[flow/run.sh]
#!/bin/bash
# the make line also repeats each setting of config.mk as NAME=value (left out here)
make -C /OpenROAD-flow-scripts/flow DESIGN_CONFIG=/design/flow/config.mk WORK_HOME=/design/flow/orfs CLKGATE_MAP_FILE= finish
[flow/config.mk]
export PLATFORM = sky130hd
export DESIGN_NAME = SIGNAL_GENERATOR_ANALYZER
export DESIGN_NICKNAME = SIGNAL_GENERATOR_ANALYZER
export VERILOG_FILES = /design/flow/design.v
export SDC_FILE = /design/flow/constraint.sdc
export NUM_CORES = 4
export LEC_CHECK = 0
export CAP_MARGIN = 35
export CORE_ASPECT_RATIO = 1.63
export CORE_MARGIN = 2
export CORE_UTILIZATION = 47
export GPL_ROUTABILITY_DRIVEN = 1
export GPL_TIMING_DRIVEN = 1
export PLACE_DENSITY_LB_ADDON = 0.05
export SETUP_SLACK_MARGIN = 0.6
export SLEW_MARGIN = 20
export TNS_END_PERCENT = 95
[flow/constraint.sdc]
create_clock -name core_clock -period 14.0 [get_ports {CLK_100MHz}]
set_input_delay 2.8000 -clock core_clock [delete_from_list [all_inputs] [get_ports {CLK_100MHz}]]
set_output_delay 2.8000 -clock core_clock [all_outputs]
set_load 0.01 [all_outputs]
[flow/design.v]
module SIGNAL_GENERATOR_ANALYZER_ONE_WIRE
(
	input CLK_100MHz,
	input rst,
	input  	MUAFR_MISO_P,
	input  	MUAFR_MISO_N,
	input 	enable_generate,
	output logic [11: 0] test_cnt_1,
	output logic [11: 0] test_cnt_0
);
localparam ITERATION = 1004; 
logic [3: 0] prev_MUAFR_MISO_P;
logic [3: 0] prev_MUAFR_MISO_N;
always @(posedge CLK_100MHz)
begin
	if (rst)
	begin
		prev_MUAFR_MISO_P <= 4'h0;
		prev_MUAFR_MISO_N <= 4'h0;
	end else
	begin
	prev_MUAFR_MISO_P[3] <= prev_MUAFR_MISO_P[2];
	prev_MUAFR_MISO_P[2] <= prev_MUAFR_MISO_P[1];
	prev_MUAFR_MISO_P[1] <= prev_MUAFR_MISO_P[0];
	prev_MUAFR_MISO_P[0] <= MUAFR_MISO_P;
	prev_MUAFR_MISO_N[3] <= prev_MUAFR_MISO_N[2];
	prev_MUAFR_MISO_N[2] <= prev_MUAFR_MISO_N[1];
	prev_MUAFR_MISO_N[1] <= prev_MUAFR_MISO_N[0];
	prev_MUAFR_MISO_N[0] <= MUAFR_MISO_N;
	end
end
logic [15: 0] cnt_analyzer;
logic [11: 0] cnt_skew_P;
logic [11: 0] cnt_skew_N;
always @(posedge CLK_100MHz)
begin
	if (rst)
	begin
		cnt_skew_P <= 0;
		cnt_skew_N <= 0;
		cnt_analyzer <= 0;
		test_cnt_1 <= 0;
		test_cnt_0 <= 0;
	end else
	if (enable_generate == 0)
		begin
			if ((~prev_MUAFR_MISO_P[2] & MUAFR_MISO_P) | (prev_MUAFR_MISO_P[2] & ~MUAFR_MISO_P))
				cnt_skew_P <= cnt_skew_P + 1;
			if ((~prev_MUAFR_MISO_N[2] & MUAFR_MISO_N) | (prev_MUAFR_MISO_N[2] & ~MUAFR_MISO_N))
				cnt_skew_N <= cnt_skew_N + 1;
			if (cnt_analyzer == (ITERATION - 2))
			begin
				cnt_skew_N <= 0;
				cnt_skew_P <= 0;
				test_cnt_1 <= cnt_skew_P;
				test_cnt_0 <= cnt_skew_N;
			end
			if (cnt_analyzer == ITERATION)
				cnt_analyzer <= 0;
			else
				cnt_analyzer <= cnt_analyzer + 1;
		end else
		begin
			cnt_skew_P <= 0;
			cnt_skew_N <= 0;
			cnt_analyzer <= 0;
		end
end
endmodule
module SIGNAL_GENERATOR_ANALYZER
(
	input CLK_100MHz,
	input rst,
	output logic [15:0] MUAFR_MOSI_P,
	output [15:0] MUAFR_MOSI_N,
	input  logic [15:0] MUAFR_MISO_P,
	input  logic [15:0] MUAFR_MISO_N,
	input enable_generate,
	output logic [15:0] status_wire,
	output [15:0] status_gen
);
logic kz;
logic kz_P;
logic kz_N;
logic [15: 0] status_gen_P;
logic [15: 0] status_gen_N;
assign status_gen [15: 0] = status_gen_P [15: 0] & status_gen_N [15: 0];
assign kz = kz_N & kz_P;
localparam cnt_ETALON_GEN_min = 20;
localparam cnt_ETALON_GEN_max = 250;
assign MUAFR_MOSI_N [15: 0]  = ~ MUAFR_MOSI_P [15: 0];
localparam ITERATION = 102;
logic [2: 0] prev_flag_signal_P;
logic [7: 0] cnt_kz_signal_P;
logic [7: 0] cnt_kz_signal_N;
logic [15: 0] fail;
logic [3: 0] j;
logic flag_signal_P;
logic [9: 0] cnt_true_channel [15: 0];
logic [9: 0] cnt_status_true;
wire [8:0] test_cnt_1 [15: 0];
wire [8:0] test_cnt_0 [15: 0];
genvar i;
generate
	for (i = 0; i < 16; i = i + 1)
	begin : generator
		wire [11:0] full_cnt_1;
		wire [11:0] full_cnt_0;
		SIGNAL_GENERATOR_ANALYZER_ONE_WIRE signal_generator_analyzer_one_wire
		(
			.CLK_100MHz(CLK_100MHz),
			.rst(rst),
			.enable_generate(enable_generate),
			.MUAFR_MISO_P(MUAFR_MISO_P[i]),
			.MUAFR_MISO_N(MUAFR_MISO_N[i]),
			.test_cnt_1(full_cnt_1),
			.test_cnt_0(full_cnt_0)
		);
		assign test_cnt_1[i] = full_cnt_1[8:0];
		assign test_cnt_0[i] = full_cnt_0[8:0];
	always @(posedge CLK_100MHz)
	if (rst)
		status_gen_P [i] <= 0;
	else if (enable_generate == 0)
		if ((test_cnt_1 [i] > cnt_ETALON_GEN_min - 1) & (test_cnt_1 [i] < cnt_ETALON_GEN_max + 1))
			status_gen_P [i] <= 1;
		else
			status_gen_P [i] <= 0;
	always @(posedge CLK_100MHz)
	if (rst)
		status_gen_N [i] <= 0;
	else if (enable_generate == 0)
		if ((test_cnt_0 [i] > cnt_ETALON_GEN_min - 1) & (test_cnt_0 [i] < cnt_ETALON_GEN_max + 1))
			status_gen_N [i] <= 1;
		else
			status_gen_N [i] <= 0;
	end
endgenerate
integer k;
always @(posedge CLK_100MHz)
begin
	if (rst)
	begin
		MUAFR_MOSI_P <= 16'h0;
		prev_flag_signal_P <= 3'b0;
		cnt_kz_signal_P <= 0;
		cnt_kz_signal_N <= 0;
		kz_P <= 0;
		kz_N <= 0;
		fail <= 16'hFFFF;
		j <= 0;
		flag_signal_P <= 1;
		for (k = 0; k < 16; k = k + 1)
			cnt_true_channel [k] <= 0;
		cnt_status_true <= 0;
		status_wire <= 16'h0;
	end else
	if (enable_generate == 1)
	begin
		if (flag_signal_P == 1)		 
		begin
			if (prev_flag_signal_P [0] != flag_signal_P)
			begin
				MUAFR_MOSI_P [15: 0] <= 16'h0;
			end else
			begin
				MUAFR_MOSI_P [j] <= ((cnt_status_true  < (ITERATION - 6)) & (cnt_status_true >= 0)) ? 1 : 0;
			end
		end	else
		begin
			if (prev_flag_signal_P [0] != flag_signal_P)
			begin
				MUAFR_MOSI_P [15: 0] <= 16'hFFFF;
			end else
			begin
				MUAFR_MOSI_P [j] <= ((cnt_status_true  < (ITERATION - 6)) & (cnt_status_true >= 0)) ? 0 : 1;
			end
		end
		prev_flag_signal_P [2] <= prev_flag_signal_P [1];
		prev_flag_signal_P [1] <= prev_flag_signal_P [0];
		prev_flag_signal_P [0] <= flag_signal_P;
		if (cnt_status_true  == (ITERATION - 3))  
		begin
			j <= j + 1;
			cnt_status_true <= 0;
			if (j == 15)
				flag_signal_P <= flag_signal_P + 1;
			if (fail[j] == 0)
				status_wire [j] <= 1;
			else
				status_wire [j] <= 0;
		end else
			cnt_status_true <= cnt_status_true + 1;
		if ((cnt_status_true  == (ITERATION - 4)) & (flag_signal_P == 0))  
			if ((cnt_true_channel [j] > (ITERATION >> 1)) & (cnt_true_channel [j] < (ITERATION << 1)) & (kz == 1))
				fail[j] <= 0;
			else
				fail[j] <= 1;
		if ((cnt_status_true  > (ITERATION - 7)) & (flag_signal_P == 0))  
			if (cnt_kz_signal_P > (ITERATION - 15))
				kz_P <= 1;
			else
				kz_P <= 0;
		if ((cnt_status_true  > (ITERATION - 7)) & (flag_signal_P == 0))	 
			if (cnt_kz_signal_N > (ITERATION - 15))
				kz_N <= 1;
			else
				kz_N <= 0;
		if (cnt_status_true  == (ITERATION - 4))  
			cnt_true_channel [j] <= 0;
		else
			if ((MUAFR_MISO_P [j] == flag_signal_P) & (MUAFR_MISO_N [j] != flag_signal_P))
				cnt_true_channel [j] <= cnt_true_channel [j] + 1;
		if (cnt_status_true  == (ITERATION - 4))  
			cnt_kz_signal_P <= 0;
		else
			if (((MUAFR_MISO_P [0] == MUAFR_MISO_P [j]) + (MUAFR_MISO_P [1] == MUAFR_MISO_P [j]) + (MUAFR_MISO_P [2] == MUAFR_MISO_P [j]) + (MUAFR_MISO_P [3] == MUAFR_MISO_P [j]) + (MUAFR_MISO_P [4] == MUAFR_MISO_P [j]) + (MUAFR_MISO_P [5] == MUAFR_MISO_P [j]) + (MUAFR_MISO_P [6] == MUAFR_MISO_P [j]) + (MUAFR_MISO_P [7] == MUAFR_MISO_P [j]) + (MUAFR_MISO_P [8] == MUAFR_MISO_P [j]) + (MUAFR_MISO_P [9] == MUAFR_MISO_P [j]) + (MUAFR_MISO_P [10] == MUAFR_MISO_P [j]) + (MUAFR_MISO_P [11] == MUAFR_MISO_P [j]) + (MUAFR_MISO_P [12] == MUAFR_MISO_P [j]) + (MUAFR_MISO_P [13] == MUAFR_MISO_P [j])) == 1)
				cnt_kz_signal_P <= cnt_kz_signal_P + 1;
		if (cnt_status_true  == (ITERATION - 3)) 
			cnt_kz_signal_N <= 0;
		else
			if (((MUAFR_MISO_N [0] == MUAFR_MISO_N [j]) + (MUAFR_MISO_N [1] == MUAFR_MISO_N [j]) + (MUAFR_MISO_N [2] == MUAFR_MISO_N [j]) + (MUAFR_MISO_N [3] == MUAFR_MISO_N [j]) + (MUAFR_MISO_N [4] == MUAFR_MISO_N [j]) + (MUAFR_MISO_N [5] == MUAFR_MISO_N [j]) + (MUAFR_MISO_N [6] == MUAFR_MISO_N [j]) + (MUAFR_MISO_N [7] == MUAFR_MISO_N [j]) + (MUAFR_MISO_N [8] == MUAFR_MISO_N [j]) + (MUAFR_MISO_N [9] == MUAFR_MISO_N [j]) + (MUAFR_MISO_N [10] == MUAFR_MISO_N [j]) + (MUAFR_MISO_N [11] == MUAFR_MISO_N [j]) + (MUAFR_MISO_N [12] == MUAFR_MISO_N [j]) + (MUAFR_MISO_N [13] == MUAFR_MISO_N [j])) > 13)
				cnt_kz_signal_N <= cnt_kz_signal_N + 1;
		end else
		begin
			j <= 0;
			cnt_true_channel [j] <= 0;
			cnt_status_true <= 0;
			flag_signal_P <= 0;
			MUAFR_MOSI_P <= 16'h0;
		end
end
endmodule
==> results.yml, run 1 <==
# implementation run metrics
outcome:
  outcome: "complete, no violations"
logic_synthesis:
  yosys-stat-cells: 5344
  netlist.top_cell.by_area: "sky130_fd_sc_hd__dfxtp_1"
  synth.cellmix.adderShare: 0.0308
  synth.avg_cell_area_um2: 9.53
  top_cells_by_area: "sky130_fd_sc_hd__dfxtp_1 (41%), sky130_fd_sc_hd__edfxtp_1 (9.4%), sky130_fd_sc_hd__nor2_1 (7.8%)"
  ys_dominant_reg_cell: "sky130_fd_sc_hd__dfxtp_1"
  synth_nets: 5494
  synthesis.area_mm2: 0.0509
  post_synthesis_instance_total: 5344
  mux_area_fraction: 0.0835
  sequential_share_of_the_synthesized_area: 0.505
  netlist-cell-type-count: 74
  async_reset_ff_frac: 0
  ys_sh_xor: 0.0918
  yosys_warnings: 2
  post_synthesis_chip_area_from_yosys_mm2: 0.0509
  synth.logic.top_family: "simple AND/OR/NAND/NOR gates"
  top_area_cell_share: 0.411
  simple_gate_share: 0.218
  edf_count: 160
  common_cells: "sky130_fd_sc_hd__nor2_1 (1059), sky130_fd_sc_hd__dfxtp_1 (1046), sky130_fd_sc_hd__nand2_1 (485)"
  synth_compound_gate_area_share: 0.0478
  most_common_cell: "sky130_fd_sc_hd__nor2_1"
  synth_flop_count: 1206
clock_tree:
  ctsHtreeMaxLevel: 3
  clkTransAtPathRegs_ps: 70
  ctsHoldBuffers: 0
  clk-insertion-delay-late_ps: 740
  clock-root-buffer: "sky130_fd_sc_hd__clkbuf_16"
  ctsResizeCount: 0
  cts-buffers-inserted: 113
  cts_buffer_depth: 3
  clock_sink_count: 1206
  cts_setup_buffers: 0
  cts_tree: "built"
power:
  sequentialPower_w: 0.00358
  power_per_cell_area_mw_per_mm2: 125
  switching_power_share_of_the_total: 0.230
  p_int_w: 0.00554
  top_power_group: "registers"
  cellLeakagePower_nw: 19.8
  power.share.combinational: 0.053
  powerComb_w: 0.000380
  power.share.sequential: 0.497
  power.net_switching_w: 0.00165
  totalPowerFinal_w: 0.00720
  clock_power_share: 0.450
  powerClk_w: 0.00324
  ir_drop_mv: 0.110
global_route:
  remaining_global_route_overflow: 0
  largest_net_degree_at_the_start_of_global_routing: 76
  grt_first_pass_wirelength_um: 194000
  vias_in_the_first_global_route: 36443
  globalRouteTotalUtil: 0.217
  grt_antenna_before_repair: 0
finish:
  num-nets-final: 5588
  area_growth_syn_to_layout_pct: 13.1
  regArea_mm2: 0.0257
  final_cell_count_no_fill: 6939
  area.combinational_mm2: 0.0241
  n_fill_cell: 9904
placed_design:
  finalWeightedCongestion: 0.846
  detailed_place_hpwl_um: 83900
  post-place-ws_ps: 4610
  place_inst: 6723
  number_of_i_o_port_buffers: 98
worst_setup_path:
  worst_path_largest_cell_delay_ps: 650
  cp_max_fo: 11
  cp_num_cells: 16
  critPathSlowestCell: "sky130_fd_sc_hd__clkdlybuf4s50_1"
  path_buffers: 2
  r2r-start: "j[1]"
  critPathCaptureType: "register"
  r2r_cells: 16
  timing.critical_path.cells: "clkdlybuf4s50_1 -> mux4_2 -> a22oi_1 -> nand2_1 -> xnor2_1 -> ha_1 -> inv_1 -> fa_1 -> fa_1 -> fa_1 -> nand2b_1 -> fa_1 -> nand2b_1 -> or4_1 -> a2111oi_0 -> a221o_1"
  critPathCapture: "cnt_kz_signal_N[2]"
  path_delay_family: "adder cells"
  critical_path.startpoint: "MUAFR_MISO_N[15]"
  critical_path_required_ps: 14680
  worst-r2r-setup-slack_ps: 7060
  timing_worst_setup_path_type: "in2reg"
  reg2reg_to: "cnt_kz_signal_N[2]"
  crit_arrival_ps: 9450
  cp-start-kind: "input pin"
  crit_path_frequent_cell: "sky130_fd_sc_hd__fa_1"
routing:
  drt_iter0_markers: 2058
  viasPerCell: 5.29
  route.detailed.wl_per_inst_um: 17.4
  number_of_antenna_repair_diodes: 0
  dr_total_vias: 36704
  antenna_left: 0
  detail_route.first_pass.iterations: 6
  totalWireLength_um: 121000
  drcViolationCount: 0
final_timing:
  slew_viol_final: 0
  worst_clock_skew_ps: 28.0
  final.setup.tns_ps: 0
  post-route-min-period_ps: 8770
  worst_slew_margin_rel: 0.319
  worst-slew-pin-transition_ps: 1020
  post_layout_period_usage_of_the_worst_path: 0.627
  rsz0062_at_grt: "no"
  hold_violations: 0
  fmax_mhz: 114
  final-setup-viol-count: 0
  setup_slack_of_the_critical_path_after_layout_ps: 5230
floorplanning:
  floorplanUtilization: 0.473
  count_of_boundary_i_o_pins: 99
  num_rows: 154
  dieHeight_um: 424
  fp.dieArea_mm2: 0.111
  die_width_um: 262
  floorplan.core_area_mm2: 0.108
job:
  openroad.warnings: 66
  max_cap_violations: 0
hold_path:
  hold_path_class: "reg2reg"
  holdPathStages: 1
[metal layers]
| layer | part of all wire | vias up | global-route usage |
|---|---|---|---|
| met4 | 0.028 | 0 | 0.0755 |
| met2 | 0.52 | 553 | 0.399 |
| met1 | 0.42 | 17614 | 0.256 |
| met5 | 0 | - | 0 |
| met3 | 0.038 | 183 | 0.0280 |
| li1 | - | 18354 | - |
[through the flow]
stage,hold slack [ps],utilization,instance area (um2)
3_5_place_dp,422,0.497,53600
2_1_floorplan,414,-,50900
5_1_grt,427,0.535,57600
6_report,434,0.535,57600
4_1_cts,423,0.534,57500
3_3_place_gp,416,0.495,53400
[area by class of cell]
class / instances / share of cell area
Clock buffer: 162 / 0.0581
Clock inverter: 50 / 0.0109
Inverter: 98 / 0.00639
Multi-Input combinational cell: 3847 / 0.419
Sequential cell: 1206 / 0.447
Tap cell: 1404 / 0.0305
Timing Repair Buffer: 172 / 0.0279
==> run 2: changes to the inputs <==
Settings changed: CAP_MARGIN 35 to 20, CORE_ASPECT_RATIO 1.63 to unset, CORE_UTILIZATION 47 to 64, CTS_CLUSTER_DIAMETER set to 353, GPL_ROUTABILITY_DRIVEN 1 to unset, GPL_TIMING_DRIVEN 1 to unset, PLACE_DENSITY_LB_ADDON 0.05 to unset, SETUP_SLACK_MARGIN 0.6 to unset, TNS_END_PERCENT 95 to unset.
Clock period 14.0 ns to 6.01 ns, I/O delays scaled along.
==> run 2 against run 1 <==
Worst hold slack worse by 20 ps. Cell count is 4.7% lower. Die size is 26% lower. Utilization is 19 points higher. Non-clock buffer count is 17 higher. Critical path depth is 3 higher. Cell area is 0.24% lower. Wire length is 9.7% lower. Global-route usage is 4.6 points higher. Register-to-register slack worse by 6800 ps. Clock-buffer cell count is 10 higher. Via count is 0.55% higher. Highest routed layer is now met5.
==> results.yml, run 2 <==
# implementation run metrics
outcome:
  outcome: "complete, no violations"
job:
  openroad.warnings: 74
  max_cap_violations: 0
logic_synthesis:
  netlist.top_cell.by_area: "sky130_fd_sc_hd__dfxtp_1"
  ys_dominant_reg_cell: "sky130_fd_sc_hd__dfxtp_1"
  ys_sh_xor: 0.0918
  synth_flop_count: 1206
  yosys_warnings: 2
  yosys-stat-cells: 5344
  netlist-cell-type-count: 74
  top_area_cell_share: 0.411
  async_reset_ff_frac: 0
  simple_gate_share: 0.218
  sequential_share_of_the_synthesized_area: 0.505
  synth_nets: 5494
  synth.logic.top_family: "simple AND/OR/NAND/NOR gates"
  top_cells_by_area: "sky130_fd_sc_hd__dfxtp_1 (41%), sky130_fd_sc_hd__edfxtp_1 (9.4%), sky130_fd_sc_hd__nor2_1 (7.8%)"
  edf_count: 160
  synth_compound_gate_area_share: 0.0478
  post_synthesis_instance_total: 5344
  synth.cellmix.adderShare: 0.0308
  common_cells: "sky130_fd_sc_hd__nor2_1 (1059), sky130_fd_sc_hd__dfxtp_1 (1046), sky130_fd_sc_hd__nand2_1 (485)"
  post_synthesis_chip_area_from_yosys_mm2: 0.0509
  synthesis.area_mm2: 0.0509
  most_common_cell: "sky130_fd_sc_hd__nor2_1"
  synth.avg_cell_area_um2: 9.53
  mux_area_fraction: 0.0835
clock_tree:
  cts_buffer_depth: 3
  cts_tree: "built"
  clock-root-buffer: "sky130_fd_sc_hd__clkbuf_16"
  clk-insertion-delay-late_ps: 690
  clock_sink_count: 1206
  cts-buffers-inserted: 118
  ctsHtreeMaxLevel: 3
  clkTransAtPathRegs_ps: 60
final_timing:
  worst-slew-pin-transition_ps: 1120
  hold_violations: 0
  fmax_mhz: 169
  timing.hold.ws_ps: 414
  post_layout_period_usage_of_the_worst_path: 0.986
  worst_clock_skew_ps: 36.0
  worst_slew_margin_rel: 0.254
  slew_viol_final: 0
  final.setup.tns_ps: 0
  final-setup-viol-count: 0
  setup_slack_of_the_critical_path_after_layout_ps: 85.9
  post-route-min-period_ps: 5920
power:
  power.net_switching_w: 0.00381
  p_int_w: 0.0130
  powerComb_w: 0.00101
  switching_power_share_of_the_total: 0.227
  clock_power_share: 0.444
  power_per_cell_area_mw_per_mm2: 293
  cellLeakagePower_nw: 20.0
  top_power_group: "registers"
  sequentialPower_w: 0.00833
  power.share.sequential: 0.496
  ir_drop_mv: 0.248
  power.share.combinational: 0.060
  powerClk_w: 0.00747
floorplanning:
  dieHeight_um: 286
  fp.dieArea_mm2: 0.0819
  floorplan.core_area_mm2: 0.0789
  floorplanUtilization: 0.646
  die_width_um: 286
  count_of_boundary_i_o_pins: 99
  num_rows: 103
finish:
  num-nets-final: 5610
  n_fill_cell: 5958
  final_design_area_no_fill_mm2: 0.0574
  area_growth_syn_to_layout_pct: 12.8
  post_route_core_utilization: 0.728
worst_setup_path:
  r2r_cells: 18
  worst_path_largest_cell_delay_ps: 540
  reg2reg_to: "cnt_kz_signal_P[7]"
  timing.critical_path.cells: "clkdlybuf4s50_1 -> mux4_2 -> mux4_2 -> xnor2_1 -> ha_1 -> inv_1 -> fa_1 -> fa_1 -> inv_1 -> fa_1 -> ha_2 -> inv_1 -> fa_2 -> a211oi_2 -> mux2i_1 -> a2bb2oi_4 -> nor4bb_2 -> xnor2_1 -> nor2_1"
  critical_path_required_ps: 6590
  path_delay_family: "adder cells"
  critPathCapture: "cnt_kz_signal_P[7]"
  crit_arrival_ps: 6500
  cp_num_cells: 19
  critPathSlowestCell: "sky130_fd_sc_hd__mux4_2"
  r2r-start: "j[0]"
  critPathCaptureType: "register"
  critical_path.startpoint: "MUAFR_MISO_P[9]"
  cp_max_fo: 5
  timing_worst_setup_path_type: "in2reg"
  cp-start-kind: "input pin"
  worst-r2r-setup-slack_ps: 220
  path_buffers: 4
placed_design:
  post-place-ws_ps: -646
  place_area_mm2: 0.0533
  detailed_place_hpwl_um: 72800
  finalWeightedCongestion: 0.878
  number_of_i_o_port_buffers: 98
routing:
  detail_route.first_pass.iterations: 5
  drt_iter0_markers: 2100
  antenna_left: 0
  totalWireLength_um: 109000
  route.detailed.wl_per_inst_um: 16.5
  dr_total_vias: 36905
  viasPerCell: 5.58
  drcViolationCount: 0
hold_path:
  hold_path_class: "reg2reg"
  holdPathStages: 1
global_route:
  largest_net_degree_at_the_start_of_global_routing: 159
  globalRouteTotalUtil: 0.263
  vias_in_the_first_global_route: 34930
  grt_first_pass_wirelength_um: 179000
  grt_antenna_before_repair: 9
  remaining_global_route_overflow: 0
==> run 2: repair_timing <==
item                                   CTS  global route
buffers inserted                         0             2
resized                                  0            21
endpoints found under the hold margin    0             0
setup endpoints to repair                0            14
hold buffers                             0             0
==> run 2: stage by stage <==
| step | instances | total power, W |
|---|---|---|
| after floorplan | 5344 | 0.00911 |
| after global placement | 6379 | 0.00942 |
| after detailed placement | 6385 | 0.00945 |
| after CTS | 6608 | 0.0169 |
| after global routing | 6614 | 0.0174 |
| final | 6615 | 0.0168 |
==> run 2: cell type report <==
cell class	instances	area (um2)	area share
diodes	2	5.00	0.0000871
clock buffers	172	3510	0.0611
clock inverters	51	517	0.00900
inverters	98	368	0.00640
multi-input cells	3847	24200	0.422
flip-flops and latches	1206	25700	0.448
well taps	1050	1310	0.0229
repair buffers	189	1770	0.0308
==> run 2: routing by layer <==
| metal | track usage | share of wire |
|---|---|---|
| met1 | 0.368 | 0.47 |
| met2 | 0.431 | 0.46 |
| met3 | 0.0389 | 0.054 |
| met4 | 0.0694 | 0.023 |
| met5 | 0 | 0.00028 |
==> run 3: changes to the inputs <==
Settings changed: ABC_AREA set to 1, CAP_MARGIN 20 to 40, CORE_ASPECT_RATIO set to 0.86, CORE_UTILIZATION 64 to 72, CTS_CLUSTER_DIAMETER 353 to 395, CTS_CLUSTER_SIZE set to 14, PLACE_DENSITY_LB_ADDON set to 0.08, SETUP_SLACK_MARGIN set to 1.21, SLEW_MARGIN 20 to 0.
Clock period 6.01 ns to 4.73 ns, I/O delays scaled along.
==> run 3 against run 2 <==
The layout now fails its checks (negative setup slack). Synthesized cell count grew 26%. Global-route usage grew 5.3 points. Worst hold slack lost 33 ps. First-iteration DRC count grew 68%. Flip-flop count is the same. Cell area grew 0.77%. Clock-buffer cell count shrank 57. Clock power shrank 3%. Critical path type unchanged. Critical endpoint unchanged. Largest power group unchanged.
==> results.yml, run 3 <==
# implementation run metrics
outcome:
  outcome: "finished with violations"
  layout.failed_checks: "negative setup slack"
clock_tree:
  cts_tree: "built"
  clock_sink_count: 1206
  clk-insertion-delay-late_ps: 680
  clkTransAtPathRegs_ps: 60
  ctsHoldBuffers: 0
  cts_buffer_depth: 3
  ctsHtreeMaxLevel: 3
  cts-buffers-inserted: 96
  clock-root-buffer: "sky130_fd_sc_hd__clkbuf_16"
floorplanning:
  dieHeight_um: 254
  floorplanUtilization: 0.728
  count_of_boundary_i_o_pins: 99
  die_width_um: 295
  floorplan.core_area_mm2: 0.0718
  fp.dieArea_mm2: 0.0748
  num_rows: 91
power:
  sequentialPower_w: 0.0106
  power.net_switching_w: 0.00454
  top_power_group: "registers"
  powerClk_w: 0.00727
  ir_drop_mv: 0.349
  switching_power_share_of_the_total: 0.235
  power.share.sequential: 0.549
  power.share.combinational: 0.075
  p_int_w: 0.0148
  cellLeakagePower_nw: 21.0
  power_per_cell_area_mw_per_mm2: 334
  powerComb_w: 0.00146
  clock_power_share: 0.376
worst_setup_path:
  critPathSlowestCell: "sky130_fd_sc_hd__fa_1"
  critPathCaptureType: "register"
  r2r_cells: 26
  critical_path.startpoint: "MUAFR_MISO_P[13]"
  cp_max_fo: 4
  path_buffers: 5
  r2r-start: "j[0]"
  reg2reg_to: "cnt_kz_signal_P[7]"
  critPathCapture: "cnt_kz_signal_P[7]"
  critical_path_required_ps: 5290
  cp-start-kind: "input pin"
  crit_arrival_ps: 5680
  cp_num_cells: 28
  crit_path_frequent_cell: "sky130_fd_sc_hd__fa_1"
  worst_path_largest_cell_delay_ps: 520
  timing_worst_setup_path_type: "in2reg"
  path_delay_family: "adder cells"
  worst-r2r-setup-slack_ps: -360
routing:
  drcViolationCount: 0
  route.detailed.wl_per_inst_um: 15.3
  dr_total_vias: 44626
  viasPerCell: 5.68
  drt_iter0_markers: 3530
  antenna_left: 0
  totalWireLength_um: 121000
  detail_route.first_pass.iterations: 8
logic_synthesis:
  sequential_share_of_the_synthesized_area: 0.492
  synth_nets: 6867
  mux_area_fraction: 0
  synth.logic.top_family: "simple AND/OR/NAND/NOR gates"
  synthesis.area_mm2: 0.0523
  synth.cellmix.adderShare: 0.0292
  top_area_cell_share: 0.400
  netlist.top_cell.by_area: "sky130_fd_sc_hd__dfxtp_1"
  synth.avg_cell_area_um2: 7.78
  post_synthesis_chip_area_from_yosys_mm2: 0.0523
  async_reset_ff_frac: 0
  simple_gate_share: 0.216
  top_cells_by_area: "sky130_fd_sc_hd__dfxtp_1 (40%), sky130_fd_sc_hd__edfxtp_1 (9.2%), sky130_fd_sc_hd__inv_1 (7.6%)"
  synth_flop_count: 1206
  netlist-cell-type-count: 49
  synth_compound_gate_area_share: 0.148
  post_synthesis_instance_total: 6717
  edf_count: 160
  yosys_warnings: 2
  ys_dominant_reg_cell: "sky130_fd_sc_hd__dfxtp_1"
  most_common_cell: "sky130_fd_sc_hd__inv_1"
  yosys-stat-cells: 6717
  ys_sh_xor: 0.0208
  common_cells: "sky130_fd_sc_hd__inv_1 (1056), sky130_fd_sc_hd__dfxtp_1 (1046), sky130_fd_sc_hd__nor2_1 (829)"
global_route:
  globalRouteTotalUtil: 0.317
  largest_net_degree_at_the_start_of_global_routing: 161
  remaining_global_route_overflow: 0
  grt_first_pass_wirelength_um: 196000
  vias_in_the_first_global_route: 41740
  grt_antenna_before_repair: 9
placed_design:
  finalWeightedCongestion: 0.924
  number_of_i_o_port_buffers: 98
  detailed_place_hpwl_um: 82100
job:
  max_cap_violations: 0
  openroad.warnings: 73
final_timing:
  post-route-min-period_ps: 5120
  setup_slack_of_the_critical_path_after_layout_ps: -388
  slew_viol_final: 0
  post_layout_period_usage_of_the_worst_path: 1.08
  timing.hold.ws_ps: 381
  final-setup-viol-count: 8
  worst_slew_margin_rel: 0.363
  fmax_mhz: 195
  worst_clock_skew_ps: 31.0
  worst-slew-pin-transition_ps: 956
  rsz0062_at_grt: "yes"
  hold_violations: 0
hold_path:
  holdPathStages: 2
  hold_path_class: "reg2reg"
finish:
  post_route_core_utilization: 0.806
  area_growth_syn_to_layout_pct: 10.7
  n_fill_cell: 4970
  num-nets-final: 7006
## run 3: metrics by stage
stage | TNS (ps) | cells | total power (W) | instance area (um2) | worst slack, ps
after floorplan | -1890 | 6717 | 0.0117 | 52500 | -455
after global placement | -12230 | 7700 | 0.0121 | 54800 | -1170
after detailed placement | -14310 | 7715 | 0.0122 | 55000 | -1330
after CTS | -1110 | 7850 | 0.0194 | 57700 | -255
after global routing | -3780 | 7859 | 0.0200 | 57900 | -589
final | -1670 | 7861 | 0.0193 | 57900 | -388
## run 3: repair_timing
action / 4_1_cts / 5_1_grt
pin swaps: 36 / 29
setup endpoints to repair: 48 / 58
setup buffers: 13 / 4
resized: 84 / 22
gates cloned: 1 / 1
## run 3: cell type report
class,count,area [um2],area share
Multi-Input combinational cell,4233,21800,0.377
Tap cell,976,1220,0.0211
Sequential cell,1206,25800,0.445
Timing Repair Buffer,251,2320,0.0402
Clock inverter,6,96.3,0.00166
Inverter,1068,4110,0.0710
Clock buffer,115,2520,0.0435
Antenna cell,6,15.0,0.000259
## run 3: routing by layer
| metal | vias to the layer above | GRT usage | routed length [um] |
|---|---|---|---|
| met4 | 4 | 0.112 | 3800 |
| met2 | 1412 | 0.539 | 56500 |
| met1 | 20695 | 0.414 | 51800 |
| li1 | 22208 | - | - |
| met3 | 307 | 0.0444 | 8390 |
| met5 | - | 0 | 22 |
==> run 4: changes to the inputs <==
Settings changed: ABC_AREA 1 to unset, CAP_MARGIN 40 to 15, CELL_PAD_IN_SITES_DETAIL_PLACEMENT set to 2, CELL_PAD_IN_SITES_GLOBAL_PLACEMENT set to 2, CORE_ASPECT_RATIO 0.86 to unset, CORE_MARGIN 2 to 3, CORE_UTILIZATION 72 to 54, CTS_CLUSTER_DIAMETER 395 to 142, CTS_CLUSTER_SIZE 14 to unset, MAX_ROUTING_LAYER set to met4, MIN_ROUTING_LAYER set to met2, PLACE_DENSITY_LB_ADDON 0.08 to 0.12, SETUP_SLACK_MARGIN 1.21 to 0.14, SLEW_MARGIN 0 to 20.
Clock period 4.73 ns to 11.0 ns, I/O delays scaled along.
==> run 4 against run 3 <==
The flow now stops in detailed placement. Synthesized area decreased by 2.6%. Synthesized cell count decreased by 20%. Die size increased by 31%.
==> results.yml, run 4 <==
# implementation run metrics
floorplanning:
  num_rows: 112
  floorplan.core_area_mm2: 0.0935
  fp.dieArea_mm2: 0.0980
  dieHeight_um: 313
  floorplanUtilization: 0.545
  count_of_boundary_i_o_pins: 99
  die_width_um: 313
logic_synthesis:
  synth.cellmix.adderShare: 0.0308
  yosys-stat-cells: 5344
  yosys_warnings: 2
  synth.avg_cell_area_um2: 9.53
  common_cells: "sky130_fd_sc_hd__nor2_1 (1059), sky130_fd_sc_hd__dfxtp_1 (1046), sky130_fd_sc_hd__nand2_1 (485)"
  post_synthesis_chip_area_from_yosys_mm2: 0.0509
  async_reset_ff_frac: 0
  synth.logic.top_family: "simple AND/OR/NAND/NOR gates"
  post_synthesis_instance_total: 5344
  top_cells_by_area: "sky130_fd_sc_hd__dfxtp_1 (41%), sky130_fd_sc_hd__edfxtp_1 (9.4%), sky130_fd_sc_hd__nor2_1 (7.8%)"
  simple_gate_share: 0.218
  top_area_cell_share: 0.411
  ys_dominant_reg_cell: "sky130_fd_sc_hd__dfxtp_1"
  netlist-cell-type-count: 74
  edf_count: 160
  synth_nets: 5494
  synth_compound_gate_area_share: 0.0478
  sequential_share_of_the_synthesized_area: 0.505
  ys_sh_xor: 0.0918
  mux_area_fraction: 0.0835
  most_common_cell: "sky130_fd_sc_hd__nor2_1"
  synthesis.area_mm2: 0.0509
  netlist.top_cell.by_area: "sky130_fd_sc_hd__dfxtp_1"
  synth_flop_count: 1206
outcome:
  haltStage: "detailed placement"
  stop_error: "[ERROR DPL-0033] detailed placement checks failed during check placement."
  outcome: "did not finish"
placed_design:
  number_of_i_o_port_buffers: 98
  finalWeightedCongestion: 0.904
## run 4: through the flow
step                    cell area (um2)  instances  hold slack, ps  setup slack, ps  total power [W]
after floorplan                   50900       5344             414             3670          0.00497
after global placement            53100       6543             416             2400          0.00511
==> run 5: changes to the inputs <==
Settings changed: ABC_AREA set to 1, CAP_MARGIN 15 to 20, CELL_PAD_IN_SITES_DETAIL_PLACEMENT 2 to unset, CELL_PAD_IN_SITES_GLOBAL_PLACEMENT 2 to unset, CORE_MARGIN 3 to 2, CORE_UTILIZATION 54 to 72, CTS_CLUSTER_DIAMETER 142 to 26, CTS_CLUSTER_SIZE set to 31, MAX_ROUTING_LAYER met4 to unset, MIN_ROUTING_LAYER met2 to unset, PLACE_DENSITY_LB_ADDON 0.12 to 0.2, SETUP_SLACK_MARGIN 0.14 to 0.63.
Clock period 11.0 ns to 4.99 ns, I/O delays scaled along.
==> run 5 against run 4 <==
Synthesized area grew 2.7%. Die size decreased by 24%. The layout now fails its checks (negative setup slack). Synthesized cell count increased by 26%.
==> results.yml, run 5 <==
# implementation run metrics
logic_synthesis:
  netlist.top_cell.by_area: "sky130_fd_sc_hd__dfxtp_1"
  sequential_share_of_the_synthesized_area: 0.492
  synth_compound_gate_area_share: 0.148
  top_cells_by_area: "sky130_fd_sc_hd__dfxtp_1 (40%), sky130_fd_sc_hd__edfxtp_1 (9.2%), sky130_fd_sc_hd__inv_1 (7.6%)"
  synthesis.area_mm2: 0.0523
  top_area_cell_share: 0.400
  post_synthesis_chip_area_from_yosys_mm2: 0.0523
  yosys_warnings: 2
  most_common_cell: "sky130_fd_sc_hd__inv_1"
  edf_count: 160
  netlist-cell-type-count: 49
  synth.avg_cell_area_um2: 7.78
  mux_area_fraction: 0
  common_cells: "sky130_fd_sc_hd__inv_1 (1056), sky130_fd_sc_hd__dfxtp_1 (1046), sky130_fd_sc_hd__nor2_1 (829)"
  yosys-stat-cells: 6717
  synth_flop_count: 1206
  async_reset_ff_frac: 0
  ys_dominant_reg_cell: "sky130_fd_sc_hd__dfxtp_1"
  ys_sh_xor: 0.0208
  synth.logic.top_family: "simple AND/OR/NAND/NOR gates"
  simple_gate_share: 0.216
  post_synthesis_instance_total: 6717
  synth_nets: 6867
  synth.cellmix.adderShare: 0.0292
worst_setup_path:
  cp-start-kind: "register"
  path_delay_family: "adder cells"
  cp_num_cells: 27
  critical_path.startpoint: "j[1]"
  critPathCapture: "cnt_kz_signal_P[7]"
  critPathSlowestCell: "sky130_fd_sc_hd__fa_1"
  cp_max_fo: 5
  crit_arrival_ps: 5850
  r2r-start: "j[1]"
  critPathCaptureType: "register"
  path_buffers: 4
  reg2reg_to: "cnt_kz_signal_P[7]"
  critical_path_required_ps: 5680
  timing_worst_setup_path_type: "reg2reg"
  worst_path_largest_cell_delay_ps: 500
  r2r_cells: 27
  crit_path_frequent_cell: "sky130_fd_sc_hd__fa_1"
  worst-r2r-setup-slack_ps: -170
floorplanning:
  num_rows: 98
  die_width_um: 273
  floorplan.core_area_mm2: 0.0717
  dieHeight_um: 273
  floorplanUtilization: 0.729
  count_of_boundary_i_o_pins: 99
  fp.dieArea_mm2: 0.0748
final_timing:
  post-route-min-period_ps: 5160
  worst_slew_margin_rel: 0.157
  post_layout_period_usage_of_the_worst_path: 1.03
  hold_violations: 0
  final-setup-viol-count: 3
  rsz0062_at_grt: "yes"
  worst_clock_skew_ps: 84.8
  fmax_mhz: 194
  worst-slew-pin-transition_ps: 1250
  setup_slack_of_the_critical_path_after_layout_ps: -170
  slew_viol_final: 0
power:
  power_per_cell_area_mw_per_mm2: 461
  power.net_switching_w: 0.00678
  p_int_w: 0.0228
  powerComb_w: 0.00149
  switching_power_share_of_the_total: 0.229
  ir_drop_mv: 0.371
  sequentialPower_w: 0.0101
  clock_power_share: 0.608
  cellLeakagePower_nw: 24.1
  power.share.sequential: 0.342
  powerClk_w: 0.0180
  power.share.combinational: 0.050
  top_power_group: "the clock network"
clock_tree:
  clk-insertion-delay-late_ps: 860
  cts_tree: "built"
  clkTransAtPathRegs_ps: 80
  cts_buffer_depth: 4
  cts-buffers-inserted: 275
  ctsHtreeMaxLevel: 5
  clock_sink_count: 1206
  clock-root-buffer: "sky130_fd_sc_hd__clkbuf_16"
hold_path:
  holdPathStages: 2
  hold_path_class: "reg2reg"
placed_design:
  detailed_place_hpwl_um: 80700
  finalWeightedCongestion: 0.920
  place_area_mm2: 0.0546
  number_of_i_o_port_buffers: 98
global_route:
  grt_first_pass_wirelength_um: 242000
  globalRouteTotalUtil: 0.396
  grt_antenna_before_repair: 5
  largest_net_degree_at_the_start_of_global_routing: 291
  remaining_global_route_overflow: 0
  vias_in_the_first_global_route: 49794
job:
  openroad.warnings: 75
  max_cap_violations: 0
finish:
  final_design_area_no_fill_mm2: 0.0642
  n_fill_cell: 3302
  area_growth_syn_to_layout_pct: 22.8
  post_route_core_utilization: 0.895
  num-nets-final: 7158
outcome:
  layout.failed_checks: "negative setup slack"
  outcome: "finished with violations"
routing:
  antenna_left: 0
  detail_route.first_pass.iterations: 12
  totalWireLength_um: 154000
  drt_iter0_markers: 5892
  drcViolationCount: 0
  viasPerCell: 6.08
  dr_total_vias: 49568
  route.detailed.wl_per_inst_um: 18.9
==> run 5: cell type report <==
type	count	area (um2)	share of cell area
Multi-Input combinational cell	4233	21900	0.341
Tap cell	950	1190	0.0185
Timing Repair Buffer	224	2060	0.0321
Inverter	1068	4110	0.0640
Sequential cell	1206	25800	0.401
Clock buffer	340	7480	0.116
Antenna cell	2	5.00	0.0000779
Clock inverter	130	1710	0.0266
==> run 5: stage by stage <==
step | TNS, ps | setup slack (ps) | power [W] | cells | hold slack, ps
after global placement | -10130 | -1020 | 0.0115 | 7660 | 388
after global routing | -1340 | -342 | 0.0303 | 8152 | 400
after detailed placement | -11140 | -1090 | 0.0115 | 7660 | 392
final | -383 | -170 | 0.0296 | 8153 | 380
after CTS | -251 | -108 | 0.0294 | 8135 | 383
after floorplan | -560 | -247 | 0.0111 | 6717 | 388
==> run 5: what timing repair did <==
action | CTS | global route
gates cloned | 0 | 3
hold buffers | 0 | 0
buffers inserted | 5 | 12
setup endpoints to repair | 16 | 29
gates resized | 43 | 58
pin swaps | 20 | 40
==> run 5: per-layer routing <==
| layer | global-route usage | wire length [um] | up-vias |
|---|---|---|---|
| li1 | - | - | 22695 |
| met1 | 0.443 | 54600 | 22959 |
| met2 | 0.686 | 73700 | 2985 |
| met3 | 0.0918 | 15800 | 927 |
| met4 | 0.238 | 9650 | 2 |
| met5 | 0 | 17 | - |
==> run 6: changes to the inputs <==
Settings changed: ABC_AREA 1 to 0, CELL_PAD_IN_SITES_DETAIL_PLACEMENT set to 0, CORE_ASPECT_RATIO set to 1.02, CORE_UTILIZATION 72 to 66, CTS_CLUSTER_DIAMETER 26 to unset, CTS_CLUSTER_SIZE 31 to 40, GPL_TIMING_DRIVEN set to 1, HOLD_SLACK_MARGIN set to 0.08, MAX_ROUTING_LAYER set to met4, PLACE_DENSITY_LB_ADDON 0.2 to unset, SETUP_SLACK_MARGIN 0.63 to 1.15.
Clock period 4.99 ns to 2.34 ns, I/O delays scaled along.
==> run 6 against run 5 <==
The layout still fails its checks (negative setup slack). Register-to-register slack worse by 2900 ps. Clock-buffer cell count down 164. First-iteration DRC count decreased by 52%. Global-route usage down 10 points. Non-clock buffer count is 233 higher. Via count shrank 21%. Cell area decreased by 4.1%.
==> results.yml, run 6 <==
# implementation run metrics
final_timing:
  slew_viol_final: 0
  worst-slew-pin-transition_ps: 892
  fmax_mhz: 183
  post-route-min-period_ps: 5450
  hold_violations: 0
  timing.hold.ws_ps: 278
  final-setup-viol-count: 403
  setup_slack_of_the_critical_path_after_layout_ps: -3110
  post_layout_period_usage_of_the_worst_path: 2.33
  rsz0062_at_grt: "yes"
  worst_slew_margin_rel: 0.404
  worst_clock_skew_ps: 25.0
logic_synthesis:
  yosys_warnings: 2
  mux_area_fraction: 0.0835
  post_synthesis_instance_total: 5344
  synth_nets: 5494
  common_cells: "sky130_fd_sc_hd__nor2_1 (1059), sky130_fd_sc_hd__dfxtp_1 (1046), sky130_fd_sc_hd__nand2_1 (485)"
  simple_gate_share: 0.218
  async_reset_ff_frac: 0
  ys_dominant_reg_cell: "sky130_fd_sc_hd__dfxtp_1"
  synth_flop_count: 1206
  ys_sh_xor: 0.0918
  synth_compound_gate_area_share: 0.0478
  netlist-cell-type-count: 74
  edf_count: 160
  synthesis.area_mm2: 0.0509
  synth.logic.top_family: "simple AND/OR/NAND/NOR gates"
  top_area_cell_share: 0.411
  sequential_share_of_the_synthesized_area: 0.505
  netlist.top_cell.by_area: "sky130_fd_sc_hd__dfxtp_1"
  top_cells_by_area: "sky130_fd_sc_hd__dfxtp_1 (41%), sky130_fd_sc_hd__edfxtp_1 (9.4%), sky130_fd_sc_hd__nor2_1 (7.8%)"
  synth.avg_cell_area_um2: 9.53
  post_synthesis_chip_area_from_yosys_mm2: 0.0509
  yosys-stat-cells: 5344
  most_common_cell: "sky130_fd_sc_hd__nor2_1"
  synth.cellmix.adderShare: 0.0308
finish:
  n_fill_cell: 4882
  final_cell_count_no_fill: 6849
  area_growth_syn_to_layout_pct: 20.9
  final_design_area_no_fill_mm2: 0.0616
  num-nets-final: 5897
  post_route_core_utilization: 0.808
global_route:
  grt_first_pass_wirelength_um: 188000
  vias_in_the_first_global_route: 37252
  grt_antenna_before_repair: 10
  remaining_global_route_overflow: 0
  globalRouteTotalUtil: 0.295
  largest_net_degree_at_the_start_of_global_routing: 168
power:
  power.share.sequential: 0.478
  top_power_group: "registers"
  power.net_switching_w: 0.0101
  sequentialPower_w: 0.0214
  switching_power_share_of_the_total: 0.226
  cellLeakagePower_nw: 21.9
  powerComb_w: 0.00326
  p_int_w: 0.0347
  ir_drop_mv: 0.790
  powerClk_w: 0.0201
  power.share.combinational: 0.073
  power_per_cell_area_mw_per_mm2: 728
  clock_power_share: 0.450
hold_path:
  holdPathStages: 3
  hold_start: "rst"
  hold_path_class: "in2reg"
worst_setup_path:
  r2r-start: "j[0]"
  cp-start-kind: "register"
  path_buffers: 4
  reg2reg_to: "cnt_kz_signal_P[6]"
  cp_num_cells: 18
  worst_path_largest_cell_delay_ps: 620
  path_delay_family: "adder cells"
  critical_path_required_ps: 2900
  r2r_cells: 18
  crit_arrival_ps: 6010
  worst-r2r-setup-slack_ps: -3110
  critPathSlowestCell: "sky130_fd_sc_hd__mux4_2"
  critPathCaptureType: "register"
  critical_path.startpoint: "j[0]"
  timing.critical_path.cells: "mux4_2 -> mux4_2 -> xnor2_1 -> ha_1 -> inv_1 -> fa_1 -> fa_1 -> inv_1 -> fa_1 -> ha_2 -> inv_2 -> fa_2 -> nand4b_1 -> buf_4 -> o2bb2ai_4 -> nand4_1 -> xor2_1 -> nor2_1"
  cp_max_fo: 6
  critPathCapture: "cnt_kz_signal_P[6]"
  timing_worst_setup_path_type: "reg2reg"
  crit_path_frequent_cell: "sky130_fd_sc_hd__fa_1"
floorplanning:
  dieHeight_um: 285
  floorplanUtilization: 0.668
  fp.dieArea_mm2: 0.0794
  die_width_um: 279
  count_of_boundary_i_o_pins: 99
  num_rows: 102
  floorplan.core_area_mm2: 0.0762
placed_design:
  detailed_place_hpwl_um: 76800
  place_inst: 6564
  place_area_mm2: 0.0562
  finalWeightedCongestion: 0.890
  post-place-ws_ps: -3500
  number_of_i_o_port_buffers: 98
clock_tree:
  cts_buffer_depth: 3
  clock-root-buffer: "sky130_fd_sc_hd__clkbuf_16"
  clock_sink_count: 1206
  cts_tree: "built"
  cts-buffers-inserted: 120
  ctsHtreeMaxLevel: 3
  clk-insertion-delay-late_ps: 700
  clkTransAtPathRegs_ps: 60
job:
  openroad.warnings: 75
  max_cap_violations: 0
outcome:
  outcome: "finished with violations"
  layout.failed_checks: "negative setup slack"
routing:
  antenna_left: 0
  dr_total_vias: 39215
  drcViolationCount: 0
  drt_iter0_markers: 2846
  detail_route.first_pass.iterations: 6
  viasPerCell: 5.73
  totalWireLength_um: 120000
  route.detailed.wl_per_inst_um: 17.5
[run 6: final cells by class]
class | count | area, um2 | share of cell area
Clock buffer | 176 | 3490 | 0.0566
Clock inverter | 51 | 708 | 0.0115
Multi-Input combinational cell | 3864 | 25600 | 0.416
Inverter | 98 | 368 | 0.00597
Tap cell | 988 | 1240 | 0.0201
Timing Repair Buffer | 457 | 4380 | 0.0711
Antenna cell | 9 | 22.5 | 0.000366
Sequential cell | 1206 | 25800 | 0.418
[run 6: metal layers]
| metal | track usage | up-vias | share of wire |
|---|---|---|---|
| li1 | - | 19052 | - |
| met1 | 0.387 | 18696 | 0.43 |
| met2 | 0.477 | 1146 | 0.47 |
| met3 | 0.0439 | 321 | 0.065 |
| met4 | 0.0847 | 0 | 0.034 |
| met5 | - | - | 0 |
[run 6: timing repair]
action | 4_1_cts | 5_1_grt
gates resized | 50 | 93
hold buffers | 2 | 0
hold endpoints to repair | 4 | 0
gates cloned | 9 | 10
setup buffers | 4 | 24
pin swaps | 10 | 17
endpoints found under the setup margin | 1313 | 1332
[run 6: per-stage QoR]
step,power [W],setup TNS [ps]
6_report,0.0448,-440100
5_1_grt,0.0462,-481580
4_1_cts,0.0448,-321800
3_5_place_dp,0.0246,-482160
3_3_place_gp,0.0245,-462590
2_1_floorplan,0.0235,-205410
==> run 7: changes to the inputs <==
Settings changed: ABC_AREA 0 to unset, CELL_PAD_IN_SITES_DETAIL_PLACEMENT 0 to unset, CORE_ASPECT_RATIO 1.02 to unset, CORE_UTILIZATION 66 to 72, CTS_CLUSTER_SIZE 40 to 14, GPL_TIMING_DRIVEN 1 to unset, HOLD_SLACK_MARGIN 0.08 to unset, MAX_ROUTING_LAYER met4 to unset, PLACE_DENSITY_LB_ADDON set to 0.28, SETUP_SLACK_MARGIN 1.15 to unset.
Clock period 2.34 ns to 4.73 ns, I/O delays scaled along.
==> run 7 against run 6 <==
Still fails the layout checks on negative setup slack. Worst hold slack improved by 160 ps. Flip-flop count did not move. Global-route usage rose by 1.6 points. Register-to-register slack improved by 2300 ps. Via count fell by 0.70%. Wire length fell by 3.4%. Critical endpoint is now cnt_kz_signal_N[5].
==> results.yml, run 7 <==
# implementation run metrics
worst_setup_path:
  timing.critical_path.cells: "clkdlybuf4s50_1 -> mux4_2 -> a22oi_2 -> nand2_2 -> xnor2_1 -> ha_1 -> inv_1 -> fa_1 -> fa_1 -> fa_1 -> nand2b_1 -> fa_2 -> nand2b_1 -> or4_4 -> buf_4 -> a221oi_2 -> a21o_1"
  crit_arrival_ps: 6260
  timing_worst_setup_path_type: "in2reg"
  cp_num_cells: 17
  reg2reg_to: "cnt_kz_signal_P[4]"
  r2r-start: "j[0]"
  critPathCapture: "cnt_kz_signal_N[5]"
  critical_path.startpoint: "MUAFR_MISO_N[7]"
  critPathCaptureType: "register"
  r2r_cells: 19
  cp_max_fo: 5
  cp-start-kind: "input pin"
  critical_path_required_ps: 5340
  path_buffers: 3
  path_delay_family: "adder cells"
  worst-r2r-setup-slack_ps: -860
  critPathSlowestCell: "sky130_fd_sc_hd__fa_1"
  crit_path_frequent_cell: "sky130_fd_sc_hd__fa_1"
  worst_path_largest_cell_delay_ps: 580
placed_design:
  number_of_i_o_port_buffers: 98
  detailed_place_hpwl_um: 73800
  finalWeightedCongestion: 0.860
  post-place-ws_ps: -1740
logic_synthesis:
  netlist.top_cell.by_area: "sky130_fd_sc_hd__dfxtp_1"
  edf_count: 160
  post_synthesis_instance_total: 5344
  top_area_cell_share: 0.411
  post_synthesis_chip_area_from_yosys_mm2: 0.0509
  async_reset_ff_frac: 0
  most_common_cell: "sky130_fd_sc_hd__nor2_1"
  top_cells_by_area: "sky130_fd_sc_hd__dfxtp_1 (41%), sky130_fd_sc_hd__edfxtp_1 (9.4%), sky130_fd_sc_hd__nor2_1 (7.8%)"
  synth.avg_cell_area_um2: 9.53
  yosys-stat-cells: 5344
  synth_flop_count: 1206
  netlist-cell-type-count: 74
  synth.logic.top_family: "simple AND/OR/NAND/NOR gates"
  sequential_share_of_the_synthesized_area: 0.505
  synthesis.area_mm2: 0.0509
  yosys_warnings: 2
  synth_compound_gate_area_share: 0.0478
  common_cells: "sky130_fd_sc_hd__nor2_1 (1059), sky130_fd_sc_hd__dfxtp_1 (1046), sky130_fd_sc_hd__nand2_1 (485)"
  mux_area_fraction: 0.0835
  ys_sh_xor: 0.0918
  synth.cellmix.adderShare: 0.0308
  ys_dominant_reg_cell: "sky130_fd_sc_hd__dfxtp_1"
  synth_nets: 5494
  simple_gate_share: 0.218
final_timing:
  slew_viol_final: 0
  worst_slew_margin_rel: 0.279
  post-route-min-period_ps: 5640
  hold_violations: 0
  worst_clock_skew_ps: 18.4
  rsz0062_at_grt: "yes"
  fmax_mhz: 177
  worst-slew-pin-transition_ps: 1080
  final-setup-viol-count: 16
  post_layout_period_usage_of_the_worst_path: 1.19
  setup_slack_of_the_critical_path_after_layout_ps: -914
routing:
  antenna_left: 0
  totalWireLength_um: 116000
  viasPerCell: 5.96
  drcViolationCount: 0
  dr_total_vias: 38940
  route.detailed.wl_per_inst_um: 17.7
  drt_iter0_markers: 3510
  route.met3.wl_um: 8980
  detail_route.first_pass.iterations: 7
  wl_met1_um: 47700
  met2RoutedLength_um: 55900
  routed.top_layer: "met5"
finish:
  num-nets-final: 5644
  post_route_core_utilization: 0.823
  area_growth_syn_to_layout_pct: 13.1
hold_path:
  hold_path_class: "reg2reg"
  holdPathStages: 1
outcome:
  layout.failed_checks: "negative setup slack"
  outcome: "finished with violations"
global_route:
  vias_in_the_first_global_route: 38666
  grt_first_pass_wirelength_um: 190000
  grt_antenna_before_repair: 5
  globalRouteTotalUtil: 0.311
  remaining_global_route_overflow: 0
  largest_net_degree_at_the_start_of_global_routing: 176
power:
  cellLeakagePower_nw: 20.1
  power.share.combinational: 0.068
  switching_power_share_of_the_total: 0.225
  powerComb_w: 0.00146
  power.net_switching_w: 0.00483
  ir_drop_mv: 0.304
  sequentialPower_w: 0.0106
  p_int_w: 0.0166
  clock_power_share: 0.438
  top_power_group: "registers"
  power_per_cell_area_mw_per_mm2: 372
  power.share.sequential: 0.493
  powerClk_w: 0.00940
floorplanning:
  floorplanUtilization: 0.727
  dieHeight_um: 270
  fp.dieArea_mm2: 0.0729
  floorplan.core_area_mm2: 0.0700
  die_width_um: 270
  num_rows: 97
  count_of_boundary_i_o_pins: 99
clock_tree:
  ctsHoldBuffers: 0
  ctsHtreeMaxLevel: 3
  clk-insertion-delay-late_ps: 680
  clock-root-buffer: "sky130_fd_sc_hd__clkbuf_16"
  cts_tree: "built"
  cts-buffers-inserted: 115
  clkTransAtPathRegs_ps: 60
  clock_sink_count: 1206
  cts_buffer_depth: 3
job:
  max_cap_violations: 0
  openroad.warnings: 72
## run 7: layout make-up
type,instances,area [um2]
inverters,98,368
multi-input cells,3847,24300
clock buffers,166,3370
diodes,2,5.00
well taps,940,1180
flip-flops and latches,1206,25700
repair buffers,226,2110
clock inverters,45,520
fillers,3907,12400
## run 7: through the flow
step                      hold slack (ps)  instance area (um2)  instances  power (W)  setup TNS [ps]
after floorplan                       414                51000       5344     0.0116          -12510
after global placement                416                53400       6304     0.0120          -23770
after detailed placement              420                53500       6305     0.0121          -26110
after CTS                             437                57400       6518     0.0214          -12090
after global routing                  453                57600       6528     0.0221          -15750
final                                 437                57600       6530     0.0215          -13490
## run 7: what timing repair did
| item | 4_1_cts | 5_1_grt |
|---|---|---|
| pin swaps | 9 | 13 |
| resized | 35 | 13 |
| endpoints found under the hold margin | 0 | 0 |
| endpoints found under the setup margin | 16 | 16 |
| buffers inserted | 2 | 6 |
## run 7: routing by layer
| layer | GRT usage | vias up |
|---|---|---|
| li1 | - | 18505 |
| met1 | 0.400 | 18764 |
| met2 | 0.531 | 1388 |
| met3 | 0.0583 | 279 |
| met4 | 0.101 | 4 |
| met5 | 0 | - |
==> run 8: changes to the inputs <==
Settings changed: CORE_UTILIZATION 72 to 40, CTS_CLUSTER_SIZE 14 to unset, PLACE_DENSITY_LB_ADDON 0.28 to unset.
Clock period 4.73 ns to 10.0 ns, I/O delays scaled along.
==> run 8 against run 7 <==
The run now finishes clean. Clock power decreased by 47%. Cell count grew 9.9%. Setup slack improved by 2800 ps. Cell area rose by 1.1%. Synthesized cell count stayed put. Utilization is 36 points lower. Non-clock buffer count decreased by 84. Clock-buffer cell count grew 22. Wire length decreased by 2.5%. Flip-flop count unchanged. Register-to-register slack better by 3800 ps. Via count is 6.0% lower. Largest power group is now the clock network.
==> results.yml, run 8 <==
# implementation run metrics
finish:
  area.combinational_mm2: 0.0242
  final_cell_count_no_fill: 7176
  num-nets-final: 5577
  area_growth_syn_to_layout_pct: 14.3
  post_route_core_utilization: 0.462
  regArea_mm2: 0.0257
  n_fill_cell: 11799
worst_setup_path:
  critPathCaptureType: "register"
  critPathSlowestCell: "sky130_fd_sc_hd__clkdlybuf4s50_1"
  cp-start-kind: "input pin"
  timing_worst_setup_path_type: "in2reg"
  reg2reg_to: "cnt_kz_signal_N[0]"
  timing.critical_path.cells: "clkdlybuf4s50_1 -> mux4_2 -> a22oi_1 -> nand2_1 -> xnor2_1 -> ha_1 -> inv_1 -> fa_1 -> fa_1 -> fa_1 -> nand2b_1 -> fa_1 -> nand2b_1 -> or4_1 -> a21oi_1 -> mux2_2"
  r2r_cells: 16
  critPathCapture: "cnt_kz_signal_N[0]"
  worst-r2r-setup-slack_ps: 2960
  cp_num_cells: 16
  path_buffers: 2
  crit_arrival_ps: 8840
  critical_path.startpoint: "MUAFR_MISO_N[12]"
  crit_path_frequent_cell: "sky130_fd_sc_hd__fa_1"
  path_delay_family: "adder cells"
  r2r-start: "j[2]"
  cp_max_fo: 11
  critical_path_required_ps: 10690
  worst_path_largest_cell_delay_ps: 800
global_route:
  grtUsageMet1: 0.239
  top_usage_layer: "met2"
  grt_antenna_before_repair: 2
  met2_usage: 0.270
  global_route.usage.met3: 0.0345
  remaining_global_route_overflow: 0
  globalRouteTotalUtil: 0.172
  grt_first_pass_wirelength_um: 184000
  vias_in_the_first_global_route: 34935
  largest_net_degree_at_the_start_of_global_routing: 226
logic_synthesis:
  ys_sh_xor: 0.0918
  synth_compound_gate_area_share: 0.0478
  edf_count: 160
  synth.logic.top_family: "simple AND/OR/NAND/NOR gates"
  simple_gate_share: 0.218
  post_synthesis_chip_area_from_yosys_mm2: 0.0509
  netlist-cell-type-count: 74
  sequential_share_of_the_synthesized_area: 0.505
  mux_area_fraction: 0.0835
  synth.avg_cell_area_um2: 9.53
  synth_flop_count: 1206
  netlist.top_cell.by_area: "sky130_fd_sc_hd__dfxtp_1"
  most_common_cell: "sky130_fd_sc_hd__nor2_1"
  ys_dominant_reg_cell: "sky130_fd_sc_hd__dfxtp_1"
  top_area_cell_share: 0.411
  common_cells: "sky130_fd_sc_hd__nor2_1 (1059), sky130_fd_sc_hd__dfxtp_1 (1046), sky130_fd_sc_hd__nand2_1 (485)"
  synthesis.area_mm2: 0.0509
  post_synthesis_instance_total: 5344
  yosys-stat-cells: 5344
  top_cells_by_area: "sky130_fd_sc_hd__dfxtp_1 (41%), sky130_fd_sc_hd__edfxtp_1 (9.4%), sky130_fd_sc_hd__nor2_1 (7.8%)"
  async_reset_ff_frac: 0
  synth.cellmix.adderShare: 0.0308
  synth_nets: 5494
  yosys_warnings: 2
placed_design:
  detailed_place_hpwl_um: 75100
  place_inst: 6942
  finalWeightedCongestion: 0.837
  number_of_i_o_port_buffers: 98
power:
  switching_power_share_of_the_total: 0.227
  sequentialPower_w: 0.00501
  cellLeakagePower_nw: 19.9
  top_power_group: "the clock network"
  power.share.combinational: 0.049
  power.net_switching_w: 0.00240
  powerComb_w: 0.000520
  power.share.sequential: 0.475
  powerClk_w: 0.00502
  power_per_cell_area_mw_per_mm2: 181
  clock_power_share: 0.476
  p_int_w: 0.00815
  totalPowerFinal_w: 0.0105
  ir_drop_mv: 0.146
final_timing:
  worst_clock_skew_ps: 26.4
  final.setup.tns_ps: 0
  post_layout_period_usage_of_the_worst_path: 0.815
  worst-slew-pin-transition_ps: 1180
  fmax_mhz: 123
  final-setup-viol-count: 0
  worst_slew_margin_rel: 0.212
  slew_viol_final: 0
  post-route-min-period_ps: 8150
  hold_violations: 0
  rsz0062_at_grt: "no"
floorplanning:
  dieHeight_um: 361
  count_of_boundary_i_o_pins: 99
  die_width_um: 361
  fp.dieArea_mm2: 0.130
  num_rows: 130
  floorplanUtilization: 0.404
  floorplan.core_area_mm2: 0.126
clock_tree:
  ctsResizeCount: 0
  ctsHtreeMaxLevel: 4
  clkTransAtPathRegs_ps: 60
  clk-insertion-delay-late_ps: 750
  clock-root-buffer: "sky130_fd_sc_hd__clkbuf_16"
  cts-buffers-inserted: 132
  cts_buffer_depth: 3
  ctsHoldBuffers: 0
  cts_setup_buffers: 0
  cts_tree: "built"
  clock_sink_count: 1206
routing:
  detail_route.first_pass.iterations: 5
  antenna_left: 0
  route.detailed.wl_per_inst_um: 15.7
  totalWireLength_um: 113000
  viasPerCell: 5.10
  number_of_antenna_repair_diodes: 0
  drcViolationCount: 0
  dr_total_vias: 36621
  drt_iter0_markers: 2316
hold_path:
  holdPathStages: 1
  hold_path_class: "reg2reg"
job:
  openroad.warnings: 70
  max_cap_violations: 0
outcome:
  outcome: "complete, no violations"
[run 8: through the flow]
step	instance area [um2]	setup slack, ps	hold WS, ps
2_1_floorplan	50900	2870	414
3_3_place_gp	53600	1300	416
3_5_place_dp	53700	1250	421
4_1_cts	58200	2000	423
5_1_grt	58200	1630	451
6_report	58200	1850	418
[run 8: cell type report]
| type | instances | share of cell area |
|---|---|---|
| Sequential cell | 1206 | 0.442 |
| Clock inverter | 45 | 0.0112 |
| Timing Repair Buffer | 142 | 0.0232 |
| Inverter | 98 | 0.00632 |
| Clock buffer | 188 | 0.0668 |
| Tap cell | 1650 | 0.0355 |
| Multi-Input combinational cell | 3847 | 0.415 |
[run 8: per-layer routing]
metal | vias up | routed length [um]
li1 | 18366 | -
met1 | 17410 | 54400
met2 | 683 | 49900
met3 | 162 | 6330
met4 | 0 | 2250
met5 | - | 0
==> run 9: changes to the inputs <==
Settings changed: CORE_UTILIZATION 40 to 68, CTS_CLUSTER_SIZE set to 37.
Clock period 10.0 ns to 5.99 ns, I/O delays scaled along.
==> run 9 against run 8 <==
Global-route usage up 11 points. Die size down 41%. Clock power up 47%. Sequential share of layout area up 0.85 points. Synthesized cell count unchanged. Utilization up 31 points. Still clean. Combinational power up 83%. Non-clock buffer count up 43. Cell area down 1.9%. Critical path depth up 2.
==> results.yml, run 9 <==
# implementation run metrics
outcome:
  outcome: "complete, no violations"
logic_synthesis:
  ys_dominant_reg_cell: "sky130_fd_sc_hd__dfxtp_1"
  yosys_warnings: 2
  netlist-cell-type-count: 74
  synthesis.area_mm2: 0.0509
  top_cells_by_area: "sky130_fd_sc_hd__dfxtp_1 (41%), sky130_fd_sc_hd__edfxtp_1 (9.4%), sky130_fd_sc_hd__nor2_1 (7.8%)"
  simple_gate_share: 0.218
  synth.avg_cell_area_um2: 9.53
  post_synthesis_instance_total: 5344
  post_synthesis_chip_area_from_yosys_mm2: 0.0509
  top_area_cell_share: 0.411
  most_common_cell: "sky130_fd_sc_hd__nor2_1"
  yosys-stat-cells: 5344
  ys_sh_xor: 0.0918
  synth_flop_count: 1206
  synth_nets: 5494
  synth.logic.top_family: "simple AND/OR/NAND/NOR gates"
  mux_area_fraction: 0.0835
worst_setup_path:
  r2r_cells: 17
  cp_num_cells: 18
  timing.critical_path.cells: "clkdlybuf4s50_1 -> mux4_2 -> mux4_2 -> xnor2_1 -> ha_1 -> inv_1 -> fa_1 -> fa_1 -> inv_1 -> fa_1 -> ha_2 -> inv_1 -> fa_2 -> nand4b_1 -> a2bb2oi_2 -> nor4bb_2 -> xnor2_1 -> nor2_1"
  critPathCaptureType: "register"
  worst-r2r-setup-slack_ps: 330
  worst_path_largest_cell_delay_ps: 540
  crit_arrival_ps: 6410
  path_buffers: 4
  critPathSlowestCell: "sky130_fd_sc_hd__mux4_2"
  reg2reg_to: "cnt_kz_signal_P[7]"
  cp_max_fo: 6
  critPathCapture: "cnt_kz_signal_P[7]"
  cp-start-kind: "input pin"
  critical_path.startpoint: "MUAFR_MISO_P[10]"
  path_delay_family: "adder cells"
clock_tree:
  clock-root-buffer: "sky130_fd_sc_hd__clkbuf_16"
  cts-buffers-inserted: 116
  clk-insertion-delay-late_ps: 690
  cts_tree: "built"
  clkTransAtPathRegs_ps: 60
  clock_sink_count: 1206
  ctsHoldBuffers: 0
  cts_setup_buffers: 0
hold_path:
  hold_path_class: "reg2reg"
routing:
  detail_route.first_pass.iterations: 6
  drt_iter0_markers: 2474
  viasPerCell: 5.74
  drcViolationCount: 0
global_route:
  globalRouteTotalUtil: 0.285
  remaining_global_route_overflow: 0
  grt_first_pass_wirelength_um: 182000
  vias_in_the_first_global_route: 35667
  largest_net_degree_at_the_start_of_global_routing: 200
floorplanning:
  count_of_boundary_i_o_pins: 99
  num_rows: 100
  dieHeight_um: 278
  floorplan.core_area_mm2: 0.0743
placed_design:
  finalWeightedCongestion: 0.880
  number_of_i_o_port_buffers: 98
  detailed_place_hpwl_um: 72900
final_timing:
  timing.hold.ws_ps: 432
  slew_viol_final: 0
  final-setup-viol-count: 0
  worst-slew-pin-transition_ps: 1130
  worst_clock_skew_ps: 26.8
  worst_slew_margin_rel: 0.244
  post-route-min-period_ps: 5850
power:
  sequentialPower_w: 0.00836
  ir_drop_mv: 0.273
  clock_power_share: 0.443
  switching_power_share_of_the_total: 0.222
  powerClk_w: 0.00739
finish:
  num-nets-final: 5604
==> run 9: final cells by class <==
class | count | area (um2)
sequential | 1206 | 25700
multi-input combinational | 3847 | 24200
fill | 5338 | 17200
clock buffer | 161 | 3280
timing repair buffer | 185 | 1700
tap | 969 | 1210
clock inverter | 51 | 601
inverter | 98 | 368
antenna | 1 | 2.50
==> run 9: routing by layer <==
layer	track usage	vias to the layer above	wire, um
li1	-	18400	-
met1	0.398	17776	50000
met2	0.462	1004	50600
met3	0.0462	204	6930
met4	0.0826	2	3270
met5	0	-	13
==> run 9: metrics by stage <==
stage / worst slack [ps] / instances / utilization / cell area (um2)
floorplan: 31.6 / 5344 / - / 51000
global placement: -682 / 6299 / 0.714 / 53100
detailed placement: -739 / 6303 / 0.715 / 53200
CTS: 73.3 / 6515 / 0.767 / 57000
global route: -11.0 / 6518 / 0.769 / 57100
finish: 137 / 6518 / 0.769 / 57100
==> run 9: timing repair <==
item | 4_1_cts | 5_1_grt
pin swaps | 1 | 3
resized | 2 | 4
setup endpoints to repair | 3 | 11
Power is estimated from default activity; no workload was simulated.
